File: design/flow/run.sh
#!/bin/bash
# the make line also repeats each setting of config.mk as NAME=value (left out here)
make -C /OpenROAD-flow-scripts/flow DESIGN_CONFIG=/design/flow/config.mk WORK_HOME=/design/flow/orfs CLKGATE_MAP_FILE= finish
File: design/flow/config.mk
export PLATFORM = sky130hd
export DESIGN_NAME = CicFilter
export DESIGN_NICKNAME = CicFilter
export VERILOG_FILES = /design/flow/design.v
export SDC_FILE = /design/flow/constraint.sdc
export NUM_CORES = 4
export LEC_CHECK = 0
export CAP_MARGIN = 20
export CELL_PAD_IN_SITES_DETAIL_PLACEMENT = 0
export CORE_MARGIN = 3
export CORE_UTILIZATION = 32
export GPL_ROUTABILITY_DRIVEN = 1
export GPL_TIMING_DRIVEN = 1
export MIN_ROUTING_LAYER = met2
export PLACE_DENSITY_LB_ADDON = 0.11
export SETUP_SLACK_MARGIN = 1.21
export SLEW_MARGIN = 20
File: design/flow/constraint.sdc
create_clock -name core_clock -period 5.41 [get_ports {Clk_i}]
set_input_delay 1.0820 -clock core_clock [delete_from_list [all_inputs] [get_ports {Clk_i}]]
set_output_delay 1.0820 -clock core_clock [all_outputs]
set_load 0.01 [all_outputs]
File: design/flow/design.v
`timescale 1ns / 1ps
module IntFilterBlock 
#(	
	parameter OutDataWidth = 18
)
(
	input Clk_i,
	input Rst_i,
	input [OutDataWidth-1:0] Data_i,
	input DataNd_i,
	output [OutDataWidth-1:0] Data_o,
	output DataValid_o
);
	reg [OutDataWidth-1:0] outAcc;
	reg outVal;
	assign Data_o = outAcc;
	assign DataValid_o = outVal;
	always @(posedge Clk_i or posedge Rst_i) begin
		if (Rst_i) begin
			outAcc <= {OutDataWidth{1'b0}};
			outVal <= 1'b0;
		end else begin
			if (DataNd_i) begin
				outAcc <= outAcc+Data_i;
				outVal <= 1'b1;
			end else begin
				outAcc <= {OutDataWidth{1'b0}};
				outVal <= 1'b0;
			end 
		end
	end
endmodule
`timescale 1ns / 1ps
module DecimBlock
#(	
	parameter OutDataWidth = 18,
	parameter DecimCntWidth = 7
)
(
	input Clk_i,
	input Rst_i,
	input [2:0]	DecimFactor_i,
	input [OutDataWidth-1:0] Data_i,
	input DataVal_i,
	output [OutDataWidth-1:0] Data_o,
	output DataVal_o
);
	reg [DecimCntWidth-1:0] decimCnt;
	reg [2:0] decimFactor;
	assign Data_o = Data_i;
	assign DataVal_o = DataVal_i? (decimCnt == 0):1'b0;
	always	@(posedge Clk_i or posedge Rst_i)	begin
		if	(Rst_i) begin
			decimFactor <= 3'd1;
		end else begin
			if (DecimFactor_i <= 3'd1)	begin
				decimFactor <= 3'd1;
			end else begin
				decimFactor <= DecimFactor_i;
			end
		end
	end
	always @(posedge Clk_i or posedge Rst_i) begin
		if (Rst_i) begin
			decimCnt <= {DecimCntWidth{1'b0}};
		end else begin
			if (DataVal_i) begin
				if (decimCnt == decimFactor-1) begin
					decimCnt <= {DecimCntWidth{1'b0}};
				end else begin
					decimCnt <= decimCnt+7'd1;
				end
			end else begin
				decimCnt <= {DecimCntWidth{1'b0}};
			end
		end
	end
endmodule
`timescale 1ns / 1ps
module CombFilterBlock 
#(
	parameter	M=4,
	parameter	OutDataWidth	=	18
)
(
	input Clk_i,
	input Rst_i,
	input [OutDataWidth-1:0] Data_i,
	input DataNd_i,
	output [OutDataWidth-1:0] Data_o,
	output DataValid_o
);
	reg signed	[OutDataWidth-1:0] sumResult;
	reg	dataValid;
	reg	signed	[OutDataWidth-1:0] delData [M-1:0];
	assign Data_o = sumResult;
	assign DataValid_o = dataValid;
	genvar i;
	generate 
		for (i=0; i<M; i=i+1) begin: DelayGen
			always @(posedge Clk_i or posedge Rst_i) begin
				if (Rst_i) begin
					delData [i] <= {OutDataWidth{1'b0}};
				end else if (DataNd_i) begin
					if (i==0) begin
						delData [i] <= Data_i;
					end	else	begin
						delData [i] <= delData[i-1];
					end
				end
			end
		end
	endgenerate 
	always @(posedge Clk_i or posedge Rst_i) begin
		if (Rst_i) begin
			sumResult <= {OutDataWidth{1'b0}};
			dataValid <= 1'b0;
		end else begin
			if (DataNd_i) begin
				sumResult <= Data_i-delData[M-1];
				dataValid <= 1'b1;
			end else begin
				dataValid <= 1'b0;
			end
		end
	end
endmodule
`timescale 1ns / 1ps
module CicFilter
#(
	parameter N = 4,	 
	parameter M = 1,	 
	parameter InDataWidth	=	14,
	parameter OutDataWidth	=	32,
	parameter DecimCntWidth	=	7
)
(
	input Clk_i,
	input Rst_i,
	input [2:0]	DecimFactor_i,
	input [InDataWidth-1:0] Data_i,
	input DataNd_i,
	output [OutDataWidth-1:0] Data_o,
	output DataValid_o
);
	localparam	ExtendBitNum	=	OutDataWidth-InDataWidth;
	wire	[OutDataWidth-1:0]	adcExtData	=	{{ExtendBitNum{Data_i[InDataWidth-1]}},Data_i};
	wire	[OutDataWidth-1:0]	inData	[N-1:0];
	wire	[OutDataWidth-1:0]	intFilteredData	[N-1:0];
	wire	intFilteredDataValid	[N-1:0];
	wire	intDataVal	[N-1:0];
	wire	[OutDataWidth-1:0]	decimIntData;
	wire	decimIntDataValid;
	wire	[OutDataWidth-1:0]	combFilteredData	[N-1:0];
	wire	[OutDataWidth-1:0]	combInData	[N-1:0];
	wire	combDataVal	[N-1:0];
	wire	combFilteredDataVal	[N-1:0];
	assign	Data_o	=	combFilteredData[N-1];
	assign	DataValid_o	=	combFilteredDataVal[N-1];
genvar i,j;
generate 
	for (i=0; i<N; i=i+1)	begin: IntFilterGen
		assign	inData	[i]		=	(i==0)?adcExtData:intFilteredData[i-1];
		assign	intDataVal[i]	=	(i==0)?DataNd_i:intFilteredDataValid[i-1];
		IntFilterBlock 
		#(	
			.OutDataWidth	(OutDataWidth)
		)
		IntFilterBlock
		(
			.Clk_i			(Clk_i),
			.Rst_i			(Rst_i),
			.Data_i			(inData[i]),
			.DataNd_i		(intDataVal[i]),
			.Data_o			(intFilteredData[i]),
			.DataValid_o	(intFilteredDataValid[i])
		);
	end	
	DecimBlock
	#(	
		.OutDataWidth	(OutDataWidth),
		.DecimCntWidth	(DecimCntWidth)
	)
	DecimBlock
	(
		.Clk_i			(Clk_i),
		.Rst_i			(Rst_i),
		.DecimFactor_i	(DecimFactor_i),
		.Data_i			(intFilteredData[N-1]),
		.DataVal_i		(intFilteredDataValid[N-1]),
		.Data_o			(decimIntData),
		.DataVal_o		(decimIntDataValid)
	);
	for (j=0; j<N; j=j+1)	begin: CombFilterGen
		assign	combInData	[j]	=	(j==0)?decimIntData:combFilteredData[j-1];
		assign	combDataVal	[j]	=	(j==0)?decimIntDataValid:combFilteredDataVal[j-1];
		CombFilterBlock 
		#(	
			.M(M),
			.OutDataWidth	(OutDataWidth)
		)
		CombFilterBlock
		(
			.Clk_i			(Clk_i),
			.Rst_i			(Rst_i),
			.Data_i			(combInData[j]),
			.DataNd_i		(combDataVal[j]),
			.Data_o			(combFilteredData[j]),
			.DataValid_o	(combFilteredDataVal[j])
		);
	end
endgenerate
endmodule
==> results of run 1 <==
-- cell type report --
class | count | share of cell area (%)
Antenna cell | 1 | 0.00832
Multi-Input combinational cell | 2253 | 51.5
Clock buffer | 77 | 5.01
Inverter | 201 | 2.52
Timing Repair Buffer | 69 | 2.28
Tap cell | 1070 | 4.45
Clock inverter | 19 | 0.778
Sequential cell | 402 | 33.5
-- per-layer routing --
metal	routed length (um)	track usage (%)
met1	0	-
met2	36500	29.2
met3	25200	29.5
met4	3990	4.03
met5	35	0.942
-- through the flow --
step	setup TNS (ps)	setup WS, ps	util (%)
floorplan	-435050	-1080	-
global placement	0	1110	34.4
detailed placement	0	1150	34.4
CTS	0	1760	36.5
global route	0	1310	36.5
finish	0	1670	36.6
==> results_dict.tcl, run 1 <==
# metrics dict for downstream scripts
set metrics [dict create \
    row_count 105 \
    grt.overflow.total 0 \
    path_delay_family "AND-OR/OR-AND gates" \
    warnings 31 \
    die_w_um 295 \
    rr_endpoint "IntFilterGen[2].IntFilterBlock.outAcc[30]" \
    grt_usage_pct 23.0 \
    chipArea_mm2 0.0868 \
    clkSinkCount 402 \
    edf_count 0 \
    insertion_delay_ps 650 \
    required_ps 5930 \
    fillers 8320 \
    synth_cell_types 73 \
    antenna_found_initial 0 \
    cts_buffers 52 \
    ys_sh_aoi_pct 21.1 \
    syn_avg_cell_area_um2 9.02 \
    period_needed_ps 3740 \
    finalCritPeriodShare_pct 69.2 \
    clkTransAtPathRegs_ps 60 \
    fp_util_pct 32.4 \
    ys_sh_mux_pct 3.55 \
    top_cell "dfrtp_1" \
    status "complete, no violations" \
    ys_cells 2955 \
    timing.slew.headroom_pct 35.5 \
    grt_pass1_vias 32200 \
    fin_cells 4092 \
    nets 3258 \
    flop_cell "dfrtp_1" \
    syn_nets 3234 \
    cp_num_cells 12 \
    drt_iter0_drc 3296 \
    hold_depth 2 \
    area_growth_pct 12.8 \
    rr_startpoint "IntFilterGen[1].IntFilterBlock.outAcc[0]" \
    grt_start_max_net_pins 115 \
    placed_cells 3995 \
    path_buffers 1 \
    cts_htree_levels 2 \
    critPathLaunch "IntFilterGen[1].IntFilterBlock.outAcc[0]" \
    clock-root-buffer "clkbuf_16" \
    drc 0 \
    wl_mm 65.8 \
    gp_congestion 0.859 \
    seq_area_mm2 0.0101 \
    max_stage_delay_ps 690 \
    tightest_slew_ps 962 \
    hold_viol 0 \
    rr_worst_depth 12 \
    netlist_instances 2955 \
    cp_data_arrival_time_ps 4260 \
    crit_path_top_delay_cell "o311ai_1" \
    clk_path_buf_depth 3 \
    synthTopCellsByCount "dfrtp_1, nand2_1, o21ai_0" \
    drv_slew 0 \
    port_buffers 52 \
    fmax_ghz 0.267 \
    final_area_mm2 0.0301 \
    core_area_mm2 0.0822 \
    top_area_share_pct 37.6 \
    critical_path.startpoint_type "flip-flop" \
    finalSetupViolCount 0 \
    syn_area_mm2 0.0267 \
    cts_resized 0 \
    ant_nets 0 \
    hp-start "CombFilterGen[0].CombFilterBlock.sumResult[26]" \
    crit_path_end_kind "flip-flop" \
    area.combinational_mm2 0.0155 \
    rsz0062_at_grt "false" \
    async_flop_share_pct 100 \
    simple_gate_share_pct 15.0 \
    maxCapViolCount 0 \
    dp_hpwl_mm 48.0 \
    path_cells "ha_1, inv_1, fa_1, nor2b_1, o21ai_1, a21oi_1, o311ai_1, a21oi_1, o21ai_0, o21ai_0, a221oi_1, mux2i_1" \
    place_area_mm2 0.0283 \
    min_to "CombFilterGen[1].CombFilterBlock.delData[0][26]" \
    cts-hold-fix-buffers 0 \
    ys_chip_area_mm2 0.0267 \
    synthTopLogicFamily "AND-OR/OR-AND gates" \
    worstHoldPathType "reg -> reg" \
    post_cts_buffers 0 \
    whs_ps 460 \
    worstPathMaxFanout 4 \
    topCellsByArea "dfrtp_1, ha_1, o21ai_0, nand2_1, a21o_1" \
    finalClockSkew_ps 63.7 \
    setup.reg_to_reg.worst_slack_ps 1670 \
    numSynthFlops 402 \
    grt_pass1_wl_mm 110 \
    critical_path_class "reg -> reg" \
    wl_per_cell_um 16.1 \
    avgViaCountPerCell 7.19 \
    io_pins 53 \
    num_vias 29400 \
    first_pass_iters 42 \
    ys_seq_share_pct 37.7 \
    ys_warn_count 5 \
    xor_share_pct 6.01 \
    fa_ha_area_share_pct 12.4 \
    largest_area_cell "dfrtp_1" \
    critPathCapture "IntFilterGen[2].IntFilterBlock.outAcc[30]" \
    cts_tree "built" \
    die_h_um 295 \
]
==> inputs of run 2 (changes only) <==
CAP_MARGIN = 15   (was 20)
CELL_PAD_IN_SITES_DETAIL_PLACEMENT = unset   (was 0)
CORE_MARGIN = 2   (was 3)
CORE_UTILIZATION = 66   (was 32)
GPL_ROUTABILITY_DRIVEN = unset   (was 1)
GPL_TIMING_DRIVEN = unset   (was 1)
MIN_ROUTING_LAYER = unset   (was met2)
PLACE_DENSITY_LB_ADDON = unset   (was 0.11)
SETUP_SLACK_MARGIN = unset   (was 1.21)
SLEW_MARGIN = 30   (was 20)
clock period = 2.48 ns   (was 5.41 ns; I/O delays follow)
==> results_dict.tcl, run 2 <==
# implementation run metrics
set metrics [dict create \
    die_h_um 205 \
    numSynthFlops 402 \
    synth_cell_types 73 \
    fp_util_pct 66.9 \
    syn_nets 3234 \
    async_flop_share_pct 100 \
    stop_stage "5_1_grt" \
    clk_path_buf_depth 3 \
    synthTopCellsByCount "dfrtp_1, nand2_1, o21ai_0" \
    place_area_mm2 0.0316 \
    xor_share_pct 6.01 \
    flop_cell "dfrtp_1" \
    syn_avg_cell_area_um2 9.02 \
    clock-root-buffer "clkbuf_16" \
    io_pins 53 \
    ys_chip_area_mm2 0.0267 \
    cts_htree_levels 2 \
    synthTopLogicFamily "AND-OR/OR-AND gates" \
    cts_buffers 45 \
    syn_area_mm2 0.0267 \
    grt.overflow.total 218 \
    dp_hpwl_mm 53.5 \
    grt_usage_pct 81.8 \
    row_count 73 \
    ys_seq_share_pct 37.7 \
    netlist_instances 2955 \
    fa_ha_area_share_pct 12.4 \
    top_area_share_pct 37.6 \
    placed_cells 3926 \
    core_area_mm2 0.0398 \
    port_buffers 52 \
    status "did not finish" \
    ys_sh_mux_pct 3.55 \
    chipArea_mm2 0.0420 \
    gp_congestion 0.943 \
    ys_sh_aoi_pct 21.1 \
    error "[ERROR GRT-0232] Routing congestion too high. Check the congestion heatmap in the GUI." \
    top_cell "dfrtp_1" \
    die_w_um 205 \
    topCellsByArea "dfrtp_1, ha_1, o21ai_0, nand2_1, a21o_1" \
    largest_area_cell "dfrtp_1" \
    cts-hold-fix-buffers 0 \
    edf_count 0 \
    ys_warn_count 5 \
    simple_gate_share_pct 15.0 \
    clkSinkCount 402 \
    ys_cells 2955 \
]
run 2: routing by layer:
layer / track usage, % / GRT overflow
met5: 37.1 / 1
met4: 83.8 / 98
met3: 69.7 / 8
met2: 96.2 / 110
met1: 80.5 / 1
run 2: metrics by stage:
step           TNS (ps)  setup WS (ps)  hold slack [ps]
2_1_floorplan  -1378000          -3430              352
3_3_place_gp     -28740           -709              462
3_5_place_dp     -40310           -879              474
4_1_cts          -16140           -373              351
run 2: timing repair:
action | 4_1_cts
endpoints found under the setup margin | 145
buffers inserted | 102
resized | 344
pin swaps | 199
==> inputs of run 3 (changes only) <==
CAP_MARGIN = 20   (was 15)
CORE_ASPECT_RATIO = 1.59   (was unset)
CORE_MARGIN = 4   (was 2)
CORE_UTILIZATION = 24   (was 66)
HOLD_SLACK_MARGIN = 0.23   (was unset)
PLACE_DENSITY_LB_ADDON = 0.24   (was unset)
SLEW_MARGIN = 0   (was 30)
TNS_END_PERCENT = 30   (was unset)
clock period = 3.77 ns   (was 2.48 ns; I/O delays follow)
==> results_dict.tcl, run 3 <==
# metrics dict for downstream scripts
set metrics [dict create \
    wl_mm 60.5 \
    cts_htree_levels 2 \
    grt_usage_pct 10.3 \
    topCellsByArea "dfrtp_1, ha_1, o21ai_0, nand2_1, a21o_1" \
    insertedDiodeCount 0 \
    rr_worst_depth 12 \
    cts_buffers 49 \
    clk_path_buf_depth 3 \
    setup.reg_to_reg.worst_slack_ps 360 \
    final_util_pct 28.0 \
    simple_gate_share_pct 15.0 \
    die_w_um 272 \
    setup_tns_ps 0 \
    fmax_ghz 0.293 \
    row_count 153 \
    status "complete, no violations" \
    edf_count 0 \
    cts_tree "built" \
    critical_path_class "reg -> reg" \
    timing.slew.headroom_pct 35.6 \
    grt_pass1_wl_mm 102 \
    grt_pass1_vias 20500 \
    ant_nets 0 \
    gp_congestion 0.813 \
    async_flop_share_pct 100 \
    finalClockSkew_ps 34.9 \
    io_pins 53 \
    top_area_share_pct 37.6 \
    crit_path_end_kind "flip-flop" \
    nets 3281 \
    drc 0 \
    place_ws_ps -13.7 \
    critPathLaunch "CombFilterGen[3].CombFilterBlock.delData[0][1]" \
    synth_cell_types 73 \
    clkTransAtPathRegs_ps 60 \
    clkSinkCount 402 \
    num_vias 20200 \
    syn_nets 3234 \
    critical_path.startpoint_type "flip-flop" \
    ys_chip_area_mm2 0.0267 \
    critPathCapture "CombFilterGen[3].CombFilterBlock.sumResult[27]" \
    flop_cell "dfrtp_1" \
    clock-root-buffer "clkbuf_16" \
    cp_num_cells 12 \
    maxCapViolCount 0 \
    crit_path_top_delay_cell "a2111oi_0" \
    first_pass_iters 4 \
    ys_sh_aoi_pct 21.1 \
    dp_hpwl_mm 46.2 \
    fa_ha_area_share_pct 12.4 \
    rsz0062_at_grt "false" \
    drt_iter0_drc 896 \
    rr_startpoint "CombFilterGen[3].CombFilterBlock.delData[0][1]" \
    period_needed_ps 3410 \
    worstHoldPathType "reg -> reg" \
    tightest_slew_ps 958 \
    die_h_um 428 \
    chipArea_mm2 0.117 \
    cts-hold-fix-buffers 0 \
    ys_sh_mux_pct 3.55 \
    largest_area_cell "dfrtp_1" \
    antenna_found_initial 0 \
    numSynthFlops 402 \
    xor_share_pct 6.01 \
    synthTopLogicFamily "AND-OR/OR-AND gates" \
    core_area_mm2 0.110 \
    ys_warn_count 5 \
    hp-start "DecimBlock.decimCnt[0]" \
    path_buffers 2 \
    port_buffers 52 \
    syn_avg_cell_area_um2 9.02 \
    ys_seq_share_pct 37.7 \
    fp_util_pct 24.3 \
    path_cells "inv_1, ha_1, nor2b_1, o2111ai_1, nand3_1, o21ai_0, a2111oi_0, buf_4, o2111ai_1, nand3b_1, xor2_1, mux2_2" \
    grt.overflow.total 0 \
    syn_area_mm2 0.0267 \
    avgViaCountPerCell 4.48 \
    top_cell "dfrtp_1" \
    post_cts_buffers 0 \
    worstPathMaxFanout 4 \
    max_stage_delay_ps 790 \
    path_common_cell "o2111ai_1" \
    drv_slew 0 \
    timing.final.ws_setup_ps 361 \
    rr_endpoint "CombFilterGen[3].CombFilterBlock.sumResult[27]" \
    grt_start_max_net_pins 99 \
    wl_per_cell_um 13.4 \
    cts_resized 0 \
    path_delay_family "AND-OR/OR-AND gates" \
    finalCritPeriodShare_pct 90.4 \
    min_to "DecimBlock.decimCnt[0]" \
    hold_viol 0 \
    warnings 28 \
    netlist_instances 2955 \
    ys_cells 2955 \
    area_growth_pct 15.2 \
    synthTopCellsByCount "dfrtp_1, nand2_1, o21ai_0" \
    required_ps 4240 \
    cp_data_arrival_time_ps 3880 \
    finalSetupViolCount 0 \
    insertion_delay_ps 610 \
    hold_depth 1 \
]
## run 3: stage by stage
| stage | cell area, um^2 | hold WS (ps) | cells |
|---|---|---|---|
| floorplan | 26700 | 352 | 2955 |
| global placement | 29100 | 472 | 4423 |
| detailed placement | 29100 | 469 | 4423 |
| CTS | 30700 | 478 | 4513 |
| global route | 30700 | 508 | 4513 |
| finish | 30700 | 473 | 4513 |
## run 3: per-layer routing
| metal | routed length [um] | global-route usage (%) |
|---|---|---|
| met3 | 1780 | 1.51 |
| met2 | 30600 | 19.2 |
| met4 | 2390 | 4.10 |
| met1 | 25700 | 11.7 |
| met5 | 0 | 0 |
## run 3: layout make-up
type	count	area (um^2)
clock buffer	63	1360
clock inverter	27	295
fill	11900	79200
inverter	201	758
multi-input combinational	2253	15500
sequential	402	10100
tap	1472	1840
timing repair buffer	95	931
==> inputs of run 4 (changes only) <==
CORE_ASPECT_RATIO = unset   (was 1.59)
CORE_MARGIN = 2   (was 4)
CORE_UTILIZATION = 72   (was 24)
CTS_CLUSTER_SIZE = 22   (was unset)
HOLD_SLACK_MARGIN = unset   (was 0.23)
PLACE_DENSITY_LB_ADDON = unset   (was 0.24)
SLEW_MARGIN = 20   (was 0)
TNS_END_PERCENT = unset   (was 30)
clock period = 2.48 ns   (was 3.77 ns; I/O delays follow)
==> results_dict.tcl, run 4 <==
# implementation run metrics
set metrics [dict create \
    ys_sh_aoi_pct 21.1 \
    synth_cell_types 73 \
    fa_ha_area_share_pct 12.4 \
    numSynthFlops 402 \
    top_cell "dfrtp_1" \
    simple_gate_share_pct 15.0 \
    row_count 70 \
    fp_util_pct 73.0 \
    synthTopLogicFamily "AND-OR/OR-AND gates" \
    ys_chip_area_mm2 0.0267 \
    dp_hpwl_mm 57.7 \
    ys_seq_share_pct 37.7 \
    error "[ERROR DPL-0033] detailed placement checks failed during check placement." \
    die_w_um 196 \
    synthTopCellsByCount "dfrtp_1, nand2_1, o21ai_0" \
    syn_nets 3234 \
    ys_cells 2955 \
    io_pins 53 \
    edf_count 0 \
    core_area_mm2 0.0365 \
    syn_avg_cell_area_um2 9.02 \
    xor_share_pct 6.01 \
    flop_cell "dfrtp_1" \
    largest_area_cell "dfrtp_1" \
    placed_cells 3838 \
    die_h_um 196 \
    port_buffers 52 \
    stop_stage "4_1_cts" \
    netlist_instances 2955 \
    gp_congestion 0.946 \
    top_area_share_pct 37.6 \
    chipArea_mm2 0.0386 \
    async_flop_share_pct 100 \
    topCellsByArea "dfrtp_1, ha_1, o21ai_0, nand2_1, a21o_1" \
    ys_sh_mux_pct 3.55 \
    ys_warn_count 5 \
    status "did not finish" \
    syn_area_mm2 0.0267 \
]
==> run 4: stage by stage <==
step / hold slack (ps) / util [%] / instance area, um^2 / setup WS (ps)
2_1_floorplan: 352 / - / 27000 / -3430
3_3_place_gp: 466 / 85.8 / 31400 / -759
3_5_place_dp: 477 / 85.8 / 31400 / -990
==> inputs of run 5 (changes only) <==
CORE_UTILIZATION = 40   (was 72)
CTS_CLUSTER_SIZE = unset   (was 22)
clock period = 2.39 ns   (was 2.48 ns; I/O delays follow)
==> results_dict.tcl, run 5 <==
# metrics dict for downstream scripts
set metrics [dict create \
    status "complete, but fails checks" \
    failed_checks "setup timing" \
    top_area_share_pct 37.6 \
    fin_cells 4571 \
    grt.overflow.total 0 \
    wl_per_cell_um 14.7 \
    drt_iter0_drc 1010 \
    rr_endpoint "IntFilterGen[2].IntFilterBlock.outAcc[23]" \
    final_area_mm2 0.0379 \
    worstHoldPathType "in -> async" \
    io_pins 53 \
    cts_htree_levels 2 \
    first_pass_iters 5 \
    edf_count 0 \
    required_ps 2850 \
    critPathLaunch "IntFilterGen[1].IntFilterBlock.outAcc[12]" \
    warnings 32 \
    top_cell "dfrtp_1" \
    finalClockSkew_ps 12.6 \
    worstPathMaxFanout 3 \
    placed_cells 4347 \
    fp_util_pct 40.5 \
    place_ws_ps -854 \
    num_vias 23500 \
    met1Wirelength_mm 28.4 \
    wl_met2_mm 34.9 \
    critPathCapture "IntFilterGen[2].IntFilterBlock.outAcc[23]" \
    gp_congestion 0.973 \
    netlist_instances 2955 \
    clock-root-buffer "clkbuf_16" \
    timing.final.ws_setup_ps -458 \
    grt_pass1_vias 24300 \
    dp_hpwl_mm 47.6 \
    ys_warn_count 5 \
    fillers 5639 \
    crit_path_top_delay_cell "dfrtp_1" \
    ys_cells 2955 \
    simple_gate_share_pct 15.0 \
    drc 0 \
    fa_ha_area_share_pct 12.4 \
    cp_num_cells 12 \
    finalCritPeriodShare_pct 119 \
    setup.reg_to_reg.worst_slack_ps -460 \
    ant_nets 0 \
    syn_avg_cell_area_um2 9.02 \
    die_w_um 262 \
    path_buffers 2 \
    cts_tree "built" \
    rr_startpoint "IntFilterGen[1].IntFilterBlock.outAcc[12]" \
    maxCapViolCount 0 \
    grt_start_max_net_pins 101 \
    area_growth_pct 42.3 \
    route.met3.wl_mm 1.54 \
    rr_worst_depth 12 \
    fmax_ghz 0.351 \
    period_needed_ps 2850 \
    ys_sh_mux_pct 3.55 \
    xor_share_pct 6.01 \
    clkSinkCount 402 \
    port_buffers 52 \
    chipArea_mm2 0.0687 \
    synthTopCellsByCount "dfrtp_1, nand2_1, o21ai_0" \
    topRoutingLayerUsed "met4" \
    critical_path_class "reg -> reg" \
    nets 3948 \
    ys_sh_aoi_pct 21.1 \
    core_area_mm2 0.0659 \
    finalSetupViolCount 144 \
    synthTopLogicFamily "AND-OR/OR-AND gates" \
    place_area_mm2 0.0329 \
    grt_pass1_wl_mm 112 \
    antenna_found_initial 0 \
    max_stage_delay_ps 410 \
    rsz0062_at_grt "true" \
    topCellsByArea "dfrtp_1, ha_1, o21ai_0, nand2_1, a21o_1" \
    avgViaCountPerCell 5.13 \
    whs_ps 282 \
    ys_seq_share_pct 37.7 \
    async_flop_share_pct 100 \
    timing.slew.headroom_pct 50.0 \
    clkTransAtPathRegs_ps 60 \
    numSynthFlops 402 \
    crit_path_end_kind "flip-flop" \
    path_cells "ha_4, a21o_1, a21oi_2, nor2b_1, or3_4, a221o_1, o2111a_2, buf_4, buf_6, o31ai_4, nand3_1, nor3b_2" \
    ys_chip_area_mm2 0.0267 \
    critical_path.startpoint_type "flip-flop" \
    clk_path_buf_depth 3 \
    cp_data_arrival_time_ps 3310 \
    die_h_um 262 \
    hold_viol 0 \
    synth_cell_types 73 \
    tightest_slew_ps 743 \
    largest_area_cell "dfrtp_1" \
    wl_mm 67.0 \
    drv_slew 0 \
    insertion_delay_ps 600 \
    cts_buffers 49 \
    syn_area_mm2 0.0267 \
    syn_nets 3234 \
    flop_cell "dfrtp_1" \
    insertedDiodeCount 0 \
    path_delay_family "AND-OR/OR-AND gates" \
    row_count 94 \
    grt_usage_pct 19.5 \
]
[run 5: layout make-up]
cell class | count | area [um^2] | area share, %
multi-input cells | 2253 | 18100 | 47.7
clock buffers | 71 | 1470 | 3.87
clock inverters | 18 | 190 | 0.501
well taps | 864 | 1080 | 2.85
flip-flops and latches | 402 | 10100 | 26.5
repair buffers | 762 | 6280 | 16.5
inverters | 201 | 761 | 2.00
[run 5: metal layers]
| metal | track usage (%) | vias up |
|---|---|---|
| met3 | 2.22 | 150 |
| met5 | 0 | - |
| li1 | - | 11900 |
| met1 | 22.2 | 11100 |
| met4 | 7.11 | 0 |
| met2 | 37.2 | 306 |
[run 5: timing repair]
| action | 4_1_cts | 5_1_grt |
|---|---|---|
| hold buffers | 0 | 0 |
| resized | 322 | 218 |
| setup buffers | 109 | 61 |
| pin swaps | 220 | 196 |
| gates cloned | 0 | 0 |
| setup endpoints to repair | 142 | 164 |
[run 5: per-stage QoR]
stage	util, %	setup TNS (ps)
after floorplan	-	-1409210
after global placement	49.9	-42600
after detailed placement	49.9	-48500
after CTS	55.8	-26050
after global routing	57.6	-48200
final	57.6	-31840
==> inputs of run 6 (changes only) <==
ABC_AREA = 0   (was unset)
CELL_PAD_IN_SITES_GLOBAL_PLACEMENT = 1   (was unset)
CORE_ASPECT_RATIO = 1.87   (was unset)
CORE_MARGIN = 4   (was 2)
CTS_CLUSTER_DIAMETER = 53   (was unset)
GPL_ROUTABILITY_DRIVEN = 0   (was unset)
MIN_ROUTING_LAYER = met1   (was unset)
PLACE_DENSITY_LB_ADDON = 0.2   (was unset)
SLEW_MARGIN = 30   (was 20)
TNS_END_PERCENT = 25   (was unset)
clock period = 6.45 ns   (was 2.39 ns; I/O delays follow)
==> results_dict.tcl, run 6 <==
# metrics dict for downstream scripts
set metrics [dict create \
    status "complete, no violations" \
    rr_endpoint "CombFilterGen[1].CombFilterBlock.sumResult[26]" \
    fmax_ghz 0.231 \
    clkTransAtPathRegs_ps 60 \
    drc 0 \
    place_area_mm2 0.0280 \
    row_count 129 \
    dp_hpwl_mm 45.8 \
    path_delay_family "AND-OR/OR-AND gates" \
    wl_mm 60.1 \
    worstPathMaxFanout 12 \
    met1Wirelength_mm 21.4 \
    whs_ps 481 \
    path_common_cell "a21o_1" \
    syn_nets 3234 \
    largest_area_cell "dfrtp_1" \
    max_stage_delay_ps 870 \
    crit_path_top_delay_cell "clkdlybuf4s50_1" \
    wl_met2_mm 33.9 \
    finalCritPeriodShare_pct 67.1 \
    critical_path_class "in -> reg" \
    grt_usage_pct 16.8 \
    edf_count 0 \
    timing.slew.headroom_pct 30.8 \
    insertion_delay_ps 590 \
    drv_slew 0 \
    cp_num_cells 12 \
    numSynthFlops 402 \
    path_buffers 2 \
    core_area_mm2 0.0662 \
    finalClockSkew_ps 33.8 \
    drt_iter0_drc 641 \
    path_cells "clkdlybuf4s50_1, buf_4, ha_1, a21o_1, a21o_1, a21oi_1, o21ai_0, or3_1, o211ai_1, nand2_1, a211oi_1, mux2i_1" \
    ys_chip_area_mm2 0.0267 \
    fa_ha_area_share_pct 12.4 \
    required_ps 6930 \
    async_flop_share_pct 100 \
    syn_avg_cell_area_um2 9.02 \
    cp_data_arrival_time_ps 4810 \
    rsz0062_at_grt "false" \
    syn_area_mm2 0.0267 \
    grt.overflow.total 0 \
    clk_path_buf_depth 3 \
    post_cts_buffers 0 \
    grt_pass1_vias 21100 \
    worstHoldPathType "reg -> reg" \
    critPathLaunch "Data_i[13]" \
    rr_worst_depth 12 \
    synthTopLogicFamily "AND-OR/OR-AND gates" \
    top_cell "dfrtp_1" \
    critical_path.startpoint_type "input port" \
    top_area_share_pct 37.6 \
    hp-start "CombFilterGen[3].CombFilterBlock.sumResult[23]" \
    clkSinkCount 402 \
    tightest_slew_ps 1030 \
    nets 3251 \
    insertedDiodeCount 0 \
    area_growth_pct 10.4 \
    topRoutingLayerUsed "met4" \
    flop_cell "dfrtp_1" \
    maxCapViolCount 0 \
    cts_buffers 45 \
    grt_pass1_wl_mm 100 \
    topCellsByArea "dfrtp_1, ha_1, o21ai_0, nand2_1, a21o_1" \
    ys_seq_share_pct 37.7 \
    avgViaCountPerCell 5.32 \
    xor_share_pct 6.01 \
    clock-root-buffer "clkbuf_16" \
    fillers 6558 \
    period_needed_ps 4330 \
    die_h_um 361 \
    cts_resized 0 \
    chipArea_mm2 0.0710 \
    cts-hold-fix-buffers 0 \
    netlist_instances 2955 \
    route.met3.wl_mm 1.41 \
    synth_cell_types 73 \
    num_vias 20500 \
    grt_start_max_net_pins 165 \
    die_w_um 197 \
    ys_warn_count 5 \
    finalSetupViolCount 0 \
    io_pins 53 \
    final_area_mm2 0.0294 \
    first_pass_iters 7 \
    simple_gate_share_pct 15.0 \
    synthTopCellsByCount "dfrtp_1, nand2_1, o21ai_0" \
    ant_nets 0 \
    rr_startpoint "CombFilterGen[0].CombFilterBlock.sumResult[0]" \
    wl_per_cell_um 15.6 \
    hold_depth 2 \
    ys_cells 2955 \
    warnings 34 \
    crit_path_end_kind "flip-flop" \
    ys_sh_mux_pct 3.55 \
    hold_viol 0 \
    fp_util_pct 40.3 \
    setup.reg_to_reg.worst_slack_ps 2780 \
    cts_tree "built" \
    critPathCapture "IntFilterGen[0].IntFilterBlock.outAcc[28]" \
    min_to "CombFilterGen[3].CombFilterBlock.sumResult[23]" \
    ys_sh_aoi_pct 21.1 \
    cts_htree_levels 2 \
    port_buffers 52 \
    setup_tns_ps 0 \
    antenna_found_initial 0 \
]
run 6: area by class of cell:
class | instances | area [um^2] | share of cell area [%]
clock inverter | 14 | 113 | 0.382
timing repair buffer | 69 | 709 | 2.41
clock buffer | 65 | 1260 | 4.28
sequential | 402 | 10100 | 34.2
inverter | 201 | 758 | 2.58
multi-input combinational | 2253 | 15500 | 52.5
tap | 851 | 1060 | 3.62
run 6: per-stage QoR:
step	std cells	utilization [%]	worst slack, ps
floorplan	2955	-	-253
global placement	3775	42.4	1670
detailed placement	3775	42.4	1610
CTS	3854	44.4	2210
global route	3855	44.5	1950
finish	3855	44.5	2120
run 6: per-layer routing:
layer,vias up,track usage (%)
met2,278,34.7
li1,10500,-
met1,9571,15.6
met5,-,0
met4,0,8.73
met3,149,2.01
==> inputs of run 7 (changes only) <==
ABC_AREA = unset   (was 0)
CELL_PAD_IN_SITES_GLOBAL_PLACEMENT = unset   (was 1)
CORE_ASPECT_RATIO = unset   (was 1.87)
CORE_MARGIN = 2   (was 4)
CTS_CLUSTER_DIAMETER = unset   (was 53)
GPL_ROUTABILITY_DRIVEN = unset   (was 0)
MIN_ROUTING_LAYER = unset   (was met1)
PLACE_DENSITY_LB_ADDON = unset   (was 0.2)
SETUP_SLACK_MARGIN = 0.59   (was unset)
SLEW_MARGIN = 20   (was 30)
TNS_END_PERCENT = unset   (was 25)
clock period = 3.6 ns   (was 6.45 ns; I/O delays follow)
==> results_dict.tcl, run 7 <==
# metrics dict for downstream scripts
set metrics [dict create \
    path_common_cell "a21oi_2" \
    status "complete, no violations" \
    port_buffers 52 \
    rsz0062_at_grt "true" \
    period_needed_ps 2960 \
    finalCritPeriodShare_pct 82.3 \
    worstHoldPathType "reg -> reg" \
    rr_startpoint "IntFilterGen[1].IntFilterBlock.outAcc[10]" \
    fa_ha_area_share_pct 12.4 \
    setup_tns_ps 0 \
    io_pins 53 \
    warnings 32 \
    maxCapViolCount 0 \
    cts_tree "built" \
    num_vias 21100 \
    clock-root-buffer "clkbuf_16" \
    max_stage_delay_ps 510 \
    grt_pass1_vias 20800 \
    gp_congestion 0.870 \
    antenna_found_initial 0 \
    ys_cells 2955 \
    clk_path_buf_depth 3 \
    required_ps 4050 \
    timing.slew.headroom_pct 34.0 \
    syn_avg_cell_area_um2 9.02 \
    wl_per_cell_um 15.1 \
    path_buffers 0 \
    xor_share_pct 6.01 \
    top_cell "dfrtp_1" \
    grt_start_max_net_pins 104 \
    grtUsageMet3_pct 2.04 \
    met2_usage_pct 31.3 \
    flop_cell "dfrtp_1" \
    ys_chip_area_mm2 0.0267 \
    netlist_instances 2955 \
    row_count 94 \
    first_pass_iters 5 \
    area_growth_pct 15.7 \
    fp_util_pct 40.5 \
    min_to "CombFilterGen[0].CombFilterBlock.delData[0][0]" \
    grt_usage_pct 17.2 \
    path_delay_family "AND-OR/OR-AND gates" \
    core_area_mm2 0.0659 \
    wl_mm 59.3 \
    syn_nets 3234 \
    synthTopCellsByCount "dfrtp_1, nand2_1, o21ai_0" \
    cts_htree_levels 2 \
    tightest_slew_ps 990 \
    final_util_pct 46.8 \
    drv_slew 0 \
    die_w_um 262 \
    ys_sh_aoi_pct 21.1 \
    dp_hpwl_mm 43.9 \
    critical_path.startpoint_type "flip-flop" \
    grt.overflow.total 0 \
    rr_worst_depth 9 \
    fmax_ghz 0.338 \
    nets 3315 \
    worstPathMaxFanout 4 \
    simple_gate_share_pct 15.0 \
    top_area_share_pct 37.6 \
    hold_viol 0 \
    die_h_um 262 \
    largest_area_cell "dfrtp_1" \
    critPathLaunch "IntFilterGen[1].IntFilterBlock.outAcc[10]" \
    ys_seq_share_pct 37.7 \
    cp_num_cells 9 \
    numSynthFlops 402 \
    grt_pass1_wl_mm 99.5 \
    drc 0 \
    crit_path_end_kind "flip-flop" \
    clkSinkCount 402 \
    rr_endpoint "IntFilterGen[2].IntFilterBlock.outAcc[31]" \
    syn_area_mm2 0.0267 \
    edf_count 0 \
    clkTransAtPathRegs_ps 60 \
    avgViaCountPerCell 5.37 \
    hold_depth 2 \
    finalClockSkew_ps 24.6 \
    synth_cell_types 73 \
    busiest_layer "met2" \
    topCellsByArea "dfrtp_1, ha_1, o21ai_0, nand2_1, a21o_1" \
    async_flop_share_pct 100 \
    crit_path_top_delay_cell "or4b_4" \
    chipArea_mm2 0.0687 \
    synthTopLogicFamily "AND-OR/OR-AND gates" \
    cts-hold-fix-buffers 0 \
    finalSetupViolCount 0 \
    ys_sh_mux_pct 3.55 \
    cp_data_arrival_time_ps 3410 \
    cts_buffers 48 \
    setup.reg_to_reg.worst_slack_ps 640 \
    critical_path_class "reg -> reg" \
    insertion_delay_ps 590 \
    ant_nets 0 \
    path_cells "ha_1, a21oi_2, nor2_1, or3_4, a221o_1, o2111a_2, or4b_4, a21oi_2, nor3b_2" \
    ys_warn_count 5 \
    use_met1_pct 20.6 \
    insertedDiodeCount 0 \
    drt_iter0_drc 1016 \
    critPathCapture "IntFilterGen[2].IntFilterBlock.outAcc[31]" \
    hp-start "CombFilterGen[0].CombFilterBlock.delData[0][0]" \
]
-- run 7: metrics by stage --
step / setup slack [ps] / instance area (um^2) / instances / hold slack, ps
after detailed placement: -157 / 28300 / 3811 / 473
final: 639 / 30800 / 3939 / 484
after CTS: 528 / 30200 / 3909 / 473
after floorplan: -2530 / 26700 / 2955 / 352
after global placement: -234 / 28300 / 3811 / 465
after global routing: 546 / 30800 / 3939 / 504
-- run 7: layer usage --
metal  wire (um)  vias to the layer above
li1            -                    10700
met1       26300                    10000
met2       29500                      335
met3        1540                      141
met4        2040                        0
met5           0                        -
-- run 7: layout make-up --
cell class	count	area, um^2
inverters	201	758
clock inverters	25	320
fillers	6190	35000
well taps	864	1080
multi-input cells	2253	16100
repair buffers	130	1180
flip-flops and latches	402	10100
clock buffers	64	1350
-- run 7: what timing repair did --
item,in CTS,in global routing
pin swaps,13,45
setup endpoints to repair,48,78
buffers inserted,9,30
gates resized,40,99
==> inputs of run 8 (changes only) <==
CELL_PAD_IN_SITES_GLOBAL_PLACEMENT = 1   (was unset)
CORE_MARGIN = 3   (was 2)
CORE_UTILIZATION = 21   (was 40)
CTS_CLUSTER_DIAMETER = 375   (was unset)
CTS_CLUSTER_SIZE = 22   (was unset)
GPL_TIMING_DRIVEN = 0   (was unset)
HOLD_SLACK_MARGIN = 0.2   (was unset)
MIN_ROUTING_LAYER = met2   (was unset)
SETUP_SLACK_MARGIN = unset   (was 0.59)
SLEW_MARGIN = 25   (was 20)
clock period = 4.0 ns   (was 3.6 ns; I/O delays follow)
==> results_dict.tcl, run 8 <==
# metrics dict for downstream scripts
set metrics [dict create \
    row_count 130 \
    drc 0 \
    netlist_instances 2955 \
    ys_sh_mux_pct 3.55 \
    rr_worst_depth 12 \
    setup_tns_ps 0 \
    rr_endpoint "CombFilterGen[1].CombFilterBlock.sumResult[26]" \
    wl_mm 65.4 \
    io_pins 53 \
    place_area_mm2 0.0295 \
    gp_congestion 0.810 \
    grt_usage_pct 14.7 \
    fa_ha_area_share_pct 12.4 \
    final_area_mm2 0.0301 \
    cts_buffers 22 \
    first_pass_iters 8 \
    die_h_um 362 \
    insertedDiodeCount 0 \
    async_flop_share_pct 100 \
    critPathLaunch "CombFilterGen[0].CombFilterBlock.sumResult[0]" \
    critical_path_class "reg -> reg" \
    cts_tree "built" \
    hold_viol 0 \
    nets 3324 \
    syn_avg_cell_area_um2 9.02 \
    required_ps 4490 \
    cp_data_arrival_time_ps 4010 \
    max_stage_delay_ps 430 \
    worstHoldPathType "reg -> reg" \
    synth_cell_types 73 \
    finalSetupViolCount 0 \
    grt_pass1_wl_mm 107 \
    clkTransAtPathRegs_ps 100 \
    fin_cells 4701 \
    ys_chip_area_mm2 0.0267 \
    ys_warn_count 5 \
    path_delay_family "AND-OR/OR-AND gates" \
    core_area_mm2 0.126 \
    synthTopLogicFamily "AND-OR/OR-AND gates" \
    flop_cell "dfrtp_1" \
    status "complete, no violations" \
    timing.final.ws_setup_ps 481 \
    avgViaCountPerCell 6.27 \
    port_buffers 52 \
    fp_util_pct 21.2 \
    die_w_um 362 \
    crit_path_end_kind "flip-flop" \
    hold_depth 0 \
    ant_nets 0 \
    edf_count 0 \
    period_needed_ps 3520 \
    timing.slew.headroom_pct 30.9 \
    hp-start "CombFilterGen[2].CombFilterBlock.dataValid" \
    setup.reg_to_reg.worst_slack_ps 480 \
    chipArea_mm2 0.131 \
    dp_hpwl_mm 50.1 \
    finalClockSkew_ps 34.5 \
    maxCapViolCount 0 \
    grt.overflow.total 0 \
    cts_htree_levels 1 \
    syn_nets 3234 \
    rr_startpoint "CombFilterGen[0].CombFilterBlock.sumResult[0]" \
    largest_area_cell "dfrtp_1" \
    clkSinkCount 402 \
    cp_num_cells 12 \
    fmax_ghz 0.284 \
    clock-root-buffer "clkbuf_16" \
    critical_path.startpoint_type "flip-flop" \
    ys_cells 2955 \
    grt_pass1_vias 32500 \
    rsz0062_at_grt "false" \
    area_growth_pct 13.1 \
    antenna_found_initial 0 \
    xor_share_pct 6.01 \
    wl_per_cell_um 13.9 \
    min_to "CombFilterGen[3].CombFilterBlock.dataValid" \
    crit_path_top_delay_cell "o31a_1" \
    warnings 28 \
    finalCritPeriodShare_pct 88.0 \
    syn_area_mm2 0.0267 \
    tightest_slew_ps 1010 \
    ys_seq_share_pct 37.7 \
    critPathCapture "CombFilterGen[1].CombFilterBlock.sumResult[26]" \
    drv_slew 0 \
    topCellsByArea "dfrtp_1, ha_1, o21ai_0, nand2_1, a21o_1" \
    drt_iter0_drc 3027 \
    clk_path_buf_depth 3 \
    synthTopCellsByCount "dfrtp_1, nand2_1, o21ai_0" \
    whs_ps 452 \
    place_ws_ps -346 \
    worstPathMaxFanout 5 \
    top_cell "dfrtp_1" \
    insertion_delay_ps 580 \
    ys_sh_aoi_pct 21.1 \
    num_vias 29500 \
    placed_cells 4671 \
    path_buffers 1 \
    path_cells "inv_1, ha_1, fa_1, nand2b_1, a21boi_0, o21ai_0, a22oi_1, a211oi_1, o31a_1, o31ai_2, xor2_1, mux2_2" \
    grt_start_max_net_pins 32 \
    top_area_share_pct 37.6 \
    simple_gate_share_pct 15.0 \
    final_util_pct 23.9 \
    numSynthFlops 402 \
]
run 8: cell type report:
class                   instances  area, um^2
fillers                     13800       95800
multi-input cells            2253       15500
flip-flops and latches        402       10100
well taps                    1650        2060
repair buffers                 66         811
inverters                     201         758
clock buffers                  28         573
plain buffers                  99         372
clock inverters                 2        32.5
run 8: layer usage:
metal / track usage [%] / wire [um] / up-vias
li1: - / - / 10500
met1: - / 0 / 11000
met2: 17.6 / 35000 / 7637
met3: 21.0 / 27800 / 320
met4: 1.41 / 2560 / 4
met5: 0.888 / 75 / -
run 8: what timing repair did:
item                       4_1_cts  5_1_grt
setup endpoints to repair        0        1
setup buffers                    0        0
resized                          0        1
hold buffers                     0        0
==> inputs of run 9 (changes only) <==
CELL_PAD_IN_SITES_GLOBAL_PLACEMENT = unset   (was 1)
CORE_MARGIN = 2   (was 3)
CORE_UTILIZATION = 65   (was 21)
CTS_CLUSTER_DIAMETER = unset   (was 375)
CTS_CLUSTER_SIZE = unset   (was 22)
GPL_TIMING_DRIVEN = unset   (was 0)
HOLD_SLACK_MARGIN = unset   (was 0.2)
MIN_ROUTING_LAYER = unset   (was met2)
SLEW_MARGIN = 20   (was 25)
clock period = 2.75 ns   (was 4.0 ns; I/O delays follow)
==> results_dict.tcl, run 9 <==
# metrics dict for downstream scripts
set metrics [dict create \
    status "complete, but fails checks" \
    failed_checks "setup timing" \
    whs_ps 373 \
    fmax_ghz 0.337 \
    warnings 34 \
    edf_count 0 \
    tightest_slew_ps 1120 \
    ys_seq_share_pct 37.7 \
    grt_start_max_net_pins 101 \
    top_cell "dfrtp_1" \
    rr_startpoint "CombFilterGen[2].CombFilterBlock.sumResult[0]" \
    critical_path.startpoint_type "flip-flop" \
    rr_worst_depth 12 \
    timing.slew.headroom_pct 25.5 \
    num_vias 24700 \
    synthTopLogicFamily "AND-OR/OR-AND gates" \
    port_buffers 52 \
    drc 0 \
    flop_cell "dfrtp_1" \
    ys_warn_count 5 \
    path_buffers 1 \
    rr_endpoint "CombFilterGen[3].CombFilterBlock.sumResult[30]" \
    wl_per_cell_um 20.4 \
    cts_htree_levels 2 \
    ys_sh_aoi_pct 21.1 \
    insertedDiodeCount 0 \
    setup_tns_ps -3440 \
    place_ws_ps -928 \
    area.combinational_mm2 0.0171 \
    ant_nets 0 \
    chipArea_mm2 0.0426 \
    numSynthFlops 402 \
    fa_ha_area_share_pct 12.4 \
    clk_path_buf_depth 3 \
    drt_iter0_drc 1916 \
    gp_congestion 0.934 \
    maxCapViolCount 0 \
    row_count 74 \
    ys_chip_area_mm2 0.0267 \
    async_flop_share_pct 100 \
    clkTransAtPathRegs_ps 60 \
    topCellsByArea "dfrtp_1, ha_1, o21ai_0, nand2_1, a21o_1" \
    worstPathMaxFanout 3 \
    area_growth_pct 27.8 \
    netlist_instances 2955 \
    timing.final.ws_setup_ps -218 \
    crit_path_top_delay_cell "a311o_1" \
    antenna_found_initial 0 \
    period_needed_ps 2970 \
    simple_gate_share_pct 15.0 \
    cts_tree "built" \
    finalCritPeriodShare_pct 108 \
    critPathCapture "CombFilterGen[3].CombFilterBlock.sumResult[30]" \
    insertion_delay_ps 600 \
    syn_area_mm2 0.0267 \
    core_area_mm2 0.0406 \
    grt_pass1_wl_mm 116 \
    clock-root-buffer "clkbuf_16" \
    ys_cells 2955 \
    max_stage_delay_ps 400 \
    clkSinkCount 402 \
    io_pins 53 \
    fp_util_pct 65.6 \
    avgViaCountPerCell 6.27 \
    fillers 2287 \
    drv_slew 0 \
    largest_area_cell "dfrtp_1" \
    critical_path_class "reg -> reg" \
    grt_usage_pct 33.5 \
    hold_viol 0 \
    required_ps 3240 \
    path_delay_family "AND-OR/OR-AND gates" \
    worstHoldPathType "in -> async" \
    xor_share_pct 6.01 \
    ys_sh_mux_pct 3.55 \
    cp_data_arrival_time_ps 3460 \
    synthTopCellsByCount "dfrtp_1, nand2_1, o21ai_0" \
    path_cells "inv_1, ha_2, fa_2, nor2b_1, o21ai_1, nand2b_1, a311o_1, a211o_1, o211ai_4, a2111oi_4, o31a_1, o31ai_2" \
    final_util_pct 83.8 \
    setup.reg_to_reg.worst_slack_ps -220 \
    syn_nets 3234 \
    nets 3657 \
    first_pass_iters 5 \
    finalSetupViolCount 47 \
    die_w_um 207 \
    seq_area_mm2 0.0101 \
    grt.overflow.total 0 \
    cp_num_cells 12 \
    finalClockSkew_ps 27.6 \
    synth_cell_types 73 \
    rsz0062_at_grt "true" \
    crit_path_end_kind "flip-flop" \
    die_h_um 207 \
    grt_pass1_vias 24300 \
    dp_hpwl_mm 49.6 \
    cts_buffers 44 \
    syn_avg_cell_area_um2 9.02 \
    top_area_share_pct 37.6 \
    wl_mm 80.4 \
    critPathLaunch "CombFilterGen[2].CombFilterBlock.sumResult[0]" \
]
run 9: stage by stage:
stage	cells	cell area (um^2)
after floorplan	2955	26700
after global placement	3779	30100
after detailed placement	3779	30100
after CTS	3896	32700
after global routing	3942	34100
final	3942	34100
run 9: area by class of cell:
class / count / share of cell area (%)
Inverter: 201 / 2.23
Sequential cell: 402 / 29.6
Tap cell: 532 / 1.95
Timing Repair Buffer: 476 / 11.4
Clock inverter: 19 / 0.918
Multi-Input combinational cell: 2253 / 50.3
Clock buffer: 59 / 3.69
run 9: layer usage:
layer | up-vias | part of all wire (%) | wire length, um | track usage, %
met5 | - | 0 | 0 | 0
met4 | 0 | 6.0 | 4820 | 16.0
met3 | 371 | 4.4 | 3510 | 4.27
met2 | 940 | 52 | 41800 | 61.7
met1 | 12100 | 38 | 30300 | 38.2
li1 | 11300 | - | - | -
run 9: what timing repair did:
item,4_1_cts,5_1_grt
pin swaps,94,162
resized,167,204
hold buffers,0,0
endpoints found under the setup margin,91,108
buffers inserted,44,52
==> inputs of run 10 (changes only) <==
ABC_AREA = 1   (was unset)
CORE_UTILIZATION = 68   (was 65)
CTS_CLUSTER_SIZE = 97   (was unset)
PLACE_DENSITY = 0.35   (was unset)
clock period = 2.0 ns   (was 2.75 ns; I/O delays follow)
==> results_dict.tcl, run 10 <==
# metrics dict for downstream scripts
set metrics [dict create \
    ys_chip_area_mm2 0.0321 \
    max_stage_delay_ps 400 \
    fillers 3251 \
    num_vias 32400 \
    ys_warn_count 5 \
    place_ws_ps -445 \
    path_common_cell "nand2_1" \
    syn_area_mm2 0.0321 \
    warnings 31 \
    required_ps 2480 \
    chipArea_mm2 0.0490 \
    top_cell "nand2_1" \
    finalClockSkew_ps 18.6 \
    period_needed_ps 2060 \
    ys_sh_mux_pct 0 \
    maxCapViolCount 0 \
    async_flop_share_pct 100 \
    clkTransAtPathRegs_ps 70 \
    cp_data_arrival_time_ps 2540 \
    drv_slew 0 \
    crit_path_end_kind "flip-flop" \
    timing.final.ws_setup_ps -61.5 \
    worstPathMaxFanout 4 \
    simple_gate_share_pct 34.7 \
    path_buffers 1 \
    synth_cell_types 40 \
    port_buffers 52 \
    grt_start_max_net_pins 64 \
    cp_num_cells 11 \
    fa_ha_area_share_pct 10.3 \
    rsz0062_at_grt "true" \
    dp_hpwl_mm 65.7 \
    syn_nets 5332 \
    finalSetupViolCount 6 \
    fp_util_pct 69.0 \
    top_area_share_pct 31.3 \
    grt_usage_pct 34.3 \
    insertion_delay_ps 590 \
    drt_iter0_drc 2996 \
    grt_pass1_wl_mm 140 \
    avgViaCountPerCell 5.51 \
    hold_viol 0 \
    crit_path_top_delay_cell "dfrtp_1" \
    rr_startpoint "IntFilterGen[2].IntFilterBlock.outAcc[1]" \
    die_h_um 221 \
    wl_mm 93.5 \
    ys_cells 5053 \
    ant_nets 0 \
    tightest_slew_ps 552 \
    netlist_instances 5053 \
    finalCritPeriodShare_pct 103 \
    critPathCapture "IntFilterGen[3].IntFilterBlock.outAcc[25]" \
    insertedDiodeCount 0 \
    first_pass_iters 7 \
    largest_area_cell "dfrtp_1" \
    xor_share_pct 1.94 \
    antenna_found_initial 0 \
    area_growth_pct 17.9 \
    fmax_ghz 0.485 \
    failed_checks "setup timing" \
    rr_worst_depth 11 \
    ys_seq_share_pct 31.3 \
    critical_path_class "reg -> reg" \
    critPathLaunch "IntFilterGen[2].IntFilterBlock.outAcc[1]" \
    topCellsByArea "dfrtp_1, nand2_1, inv_1, ha_1, nor2_1" \
    status "complete, but fails checks" \
    whs_ps 316 \
    cts_tree "built" \
    setup_tns_ps -156 \
    clock-root-buffer "clkbuf_16" \
    seq_area_mm2 0.0101 \
    final_util_pct 81.3 \
    edf_count 0 \
    area.combinational_mm2 0.0200 \
    setup.reg_to_reg.worst_slack_ps -60 \
    clkSinkCount 402 \
    io_pins 53 \
    worstHoldPathType "in -> async" \
    clk_path_buf_depth 3 \
    synthTopLogicFamily "simple AND/OR/NAND/NOR gates" \
    timing.slew.headroom_pct 63.2 \
    cts-hold-fix-buffers 0 \
    path_cells "buf_4, ha_1, nand2_1, nand2_1, nand3b_1, nand2_2, nand2_1, nand2_1, nand2_1, a21oi_1, nor2_1" \
    critical_path.startpoint_type "flip-flop" \
    cts_htree_levels 2 \
    wl_per_cell_um 15.9 \
    core_area_mm2 0.0466 \
    ys_sh_aoi_pct 9.73 \
    drc 0 \
    nets 5525 \
    path_delay_family "simple AND/OR/NAND/NOR gates" \
    grt.overflow.total 0 \
    cts_buffers 44 \
    grt_pass1_vias 29300 \
    numSynthFlops 402 \
    gp_congestion 0.973 \
    die_w_um 221 \
    row_count 79 \
    synthTopCellsByCount "nand2_1, inv_1, dfrtp_1, nor2_1, a21oi_1" \
    flop_cell "dfrtp_1" \
    rr_endpoint "IntFilterGen[3].IntFilterBlock.outAcc[25]" \
    syn_avg_cell_area_um2 6.35 \
]
-- run 10: final cells by class --
| class | instances | share of cell area [%] |
|---|---|---|
| multi-input combinational | 3637 | 52.8 |
| tap | 607 | 2.01 |
| inverter | 945 | 9.38 |
| timing repair buffer | 216 | 5.11 |
| clock buffer | 53 | 3.13 |
| sequential | 402 | 26.6 |
| clock inverter | 24 | 0.956 |
-- run 10: repair_timing --
item / 4_1_cts / 5_1_grt
setup endpoints to repair: 47 / 140
endpoints found under the hold margin: 0 / 0
buffers inserted: 4 / 18
gates cloned: 0 / 0
resized: 21 / 360
pin swaps: 2 / 41
-- run 10: routing by layer --
metal  up-vias  track usage [%]  share of wire [%]
li1      16000                -                  -
met1     14800             44.9                 41
met2      1321             58.7                 48
met3       280             4.61                6.3
met4         0             11.5                4.0
met5         -                0                  0
-- run 10: through the flow --
stage	cell area (um^2)	cells
floorplan	32100	5053
global placement	34300	5785
detailed placement	34300	5785
CTS	36000	5866
global route	37800	5884
finish	37800	5884
==> inputs of run 11 (changes only) <==
CELL_PAD_IN_SITES_GLOBAL_PLACEMENT = 3   (was unset)
CORE_UTILIZATION = 40   (was 68)
CTS_CLUSTER_DIAMETER = 179   (was unset)
CTS_CLUSTER_SIZE = unset   (was 97)
MIN_ROUTING_LAYER = met1   (was unset)
PLACE_DENSITY = unset   (was 0.35)
SLEW_MARGIN = 30   (was 20)
clock period = 4.0 ns   (was 2.0 ns; I/O delays follow)
==> results_dict.tcl, run 11 <==
# metrics dict for downstream scripts
set metrics [dict create \
    cts_tree "built" \
    path_common_cell "nand2_1" \
    grt_pass1_wl_mm 150 \
    path_cells "clkdlybuf4s50_1, ha_1, nand2_1, nor2_1, a21oi_1, nand2_1, nand2_1, a21oi_1, nor2_1" \
    simple_gate_share_pct 34.7 \
    status "complete, no violations" \
    clock-root-buffer "clkbuf_16" \
    rsz0062_at_grt "false" \
    nets 5390 \
    hold_viol 0 \
    maxCapViolCount 0 \
    cts-hold-fix-buffers 0 \
    fmax_ghz 0.374 \
    path_delay_family "buffers and inverters" \
    synthTopCellsByCount "nand2_1, inv_1, dfrtp_1, nor2_1, a21oi_1" \
    wl_mm 92.9 \
    xor_share_pct 1.94 \
    top_cell "nand2_1" \
    rr_startpoint "CombFilterGen[0].CombFilterBlock.sumResult[0]" \
    io_pins 53 \
    required_ps 4500 \
    grt_start_max_net_pins 88 \
    synth_cell_types 40 \
    crit_path_top_delay_cell "clkdlybuf4s50_1" \
    fin_cells 6203 \
    drc 0 \
    ys_chip_area_mm2 0.0321 \
    rr_worst_depth 13 \
    area_growth_pct 11.4 \
    synthTopLogicFamily "simple AND/OR/NAND/NOR gates" \
    flop_cell "dfrtp_1" \
    first_pass_iters 7 \
    cts_buffers 52 \
    syn_nets 5332 \
    row_count 103 \
    insertedDiodeCount 0 \
    period_needed_ps 2670 \
    critPathCapture "IntFilterGen[0].IntFilterBlock.outAcc[30]" \
    placed_cells 6107 \
    ys_sh_aoi_pct 9.73 \
    numSynthFlops 402 \
    whs_ps 477 \
    fp_util_pct 40.5 \
    crit_path_end_kind "flip-flop" \
    ys_warn_count 5 \
    async_flop_share_pct 100 \
    grt_pass1_vias 27900 \
    fa_ha_area_share_pct 10.3 \
    cts_resized 0 \
    syn_area_mm2 0.0321 \
    largest_area_cell "dfrtp_1" \
    ys_sh_mux_pct 0 \
    max_stage_delay_ps 800 \
    chipArea_mm2 0.0825 \
    avgViaCountPerCell 4.70 \
    edf_count 0 \
    core_area_mm2 0.0793 \
    ys_cells 5053 \
    die_h_um 287 \
    grt_usage_pct 22.7 \
    finalSetupViolCount 0 \
    cts_htree_levels 2 \
    critical_path.startpoint_type "input port" \
    worstPathMaxFanout 17 \
    worstHoldPathType "reg -> reg" \
    clkTransAtPathRegs_ps 60 \
    place_ws_ps 705 \
    drt_iter0_drc 1569 \
    setup.reg_to_reg.worst_slack_ps 1670 \
    timing.slew.headroom_pct 48.0 \
    topCellsByArea "dfrtp_1, nand2_1, inv_1, ha_1, nor2_1" \
    hold_depth 2 \
    antenna_found_initial 0 \
    finalClockSkew_ps 27.1 \
    top_area_share_pct 31.3 \
    syn_avg_cell_area_um2 6.35 \
    port_buffers 52 \
    drv_slew 0 \
    path_buffers 1 \
    clk_path_buf_depth 3 \
    timing.final.ws_setup_ps 1330 \
    hp-start "CombFilterGen[3].CombFilterBlock.sumResult[29]" \
    die_w_um 287 \
    netlist_instances 5053 \
    finalCritPeriodShare_pct 66.8 \
    grt.overflow.total 0 \
    insertion_delay_ps 610 \
    min_to "CombFilterGen[3].CombFilterBlock.sumResult[29]" \
    gp_congestion 0.853 \
    clkSinkCount 402 \
    post_cts_buffers 0 \
    cp_data_arrival_time_ps 3170 \
    ant_nets 0 \
    ys_seq_share_pct 31.3 \
    critPathLaunch "Data_i[13]" \
    num_vias 29100 \
    critical_path_class "in -> reg" \
    setup_tns_ps 0 \
    warnings 32 \
    tightest_slew_ps 780 \
    dp_hpwl_mm 75.9 \
    cp_num_cells 9 \
    wl_per_cell_um 15.0 \
    rr_endpoint "CombFilterGen[1].CombFilterBlock.sumResult[28]" \
]
-- run 11: through the flow --
stage / util [%] / instance area [um^2]
2_1_floorplan: - / 32100
3_3_place_gp: 42.7 / 33900
3_5_place_dp: 42.7 / 33900
4_1_cts: 45.1 / 35800
5_1_grt: 45.1 / 35800
6_report: 45.1 / 35800
-- run 11: routing by layer --
layer | vias up | part of all wire (%) | global-route usage [%]
met1 | 13000 | 49 | 31.4
met5 | - | 0 | 0
met2 | 328 | 46 | 38.3
met4 | 0 | 2.3 | 5.68
met3 | 101 | 2.6 | 2.01
li1 | 15700 | - | -
-- run 11: layout make-up --
cell class | count | area, um^2
Inverter | 945 | 3550
Multi-Input combinational cell | 3637 | 18200
Clock buffer | 74 | 1530
Fill cell | 8631 | 43500
Clock inverter | 22 | 364
Timing Repair Buffer | 73 | 741
Tap cell | 1050 | 1310
Sequential cell | 402 | 10100
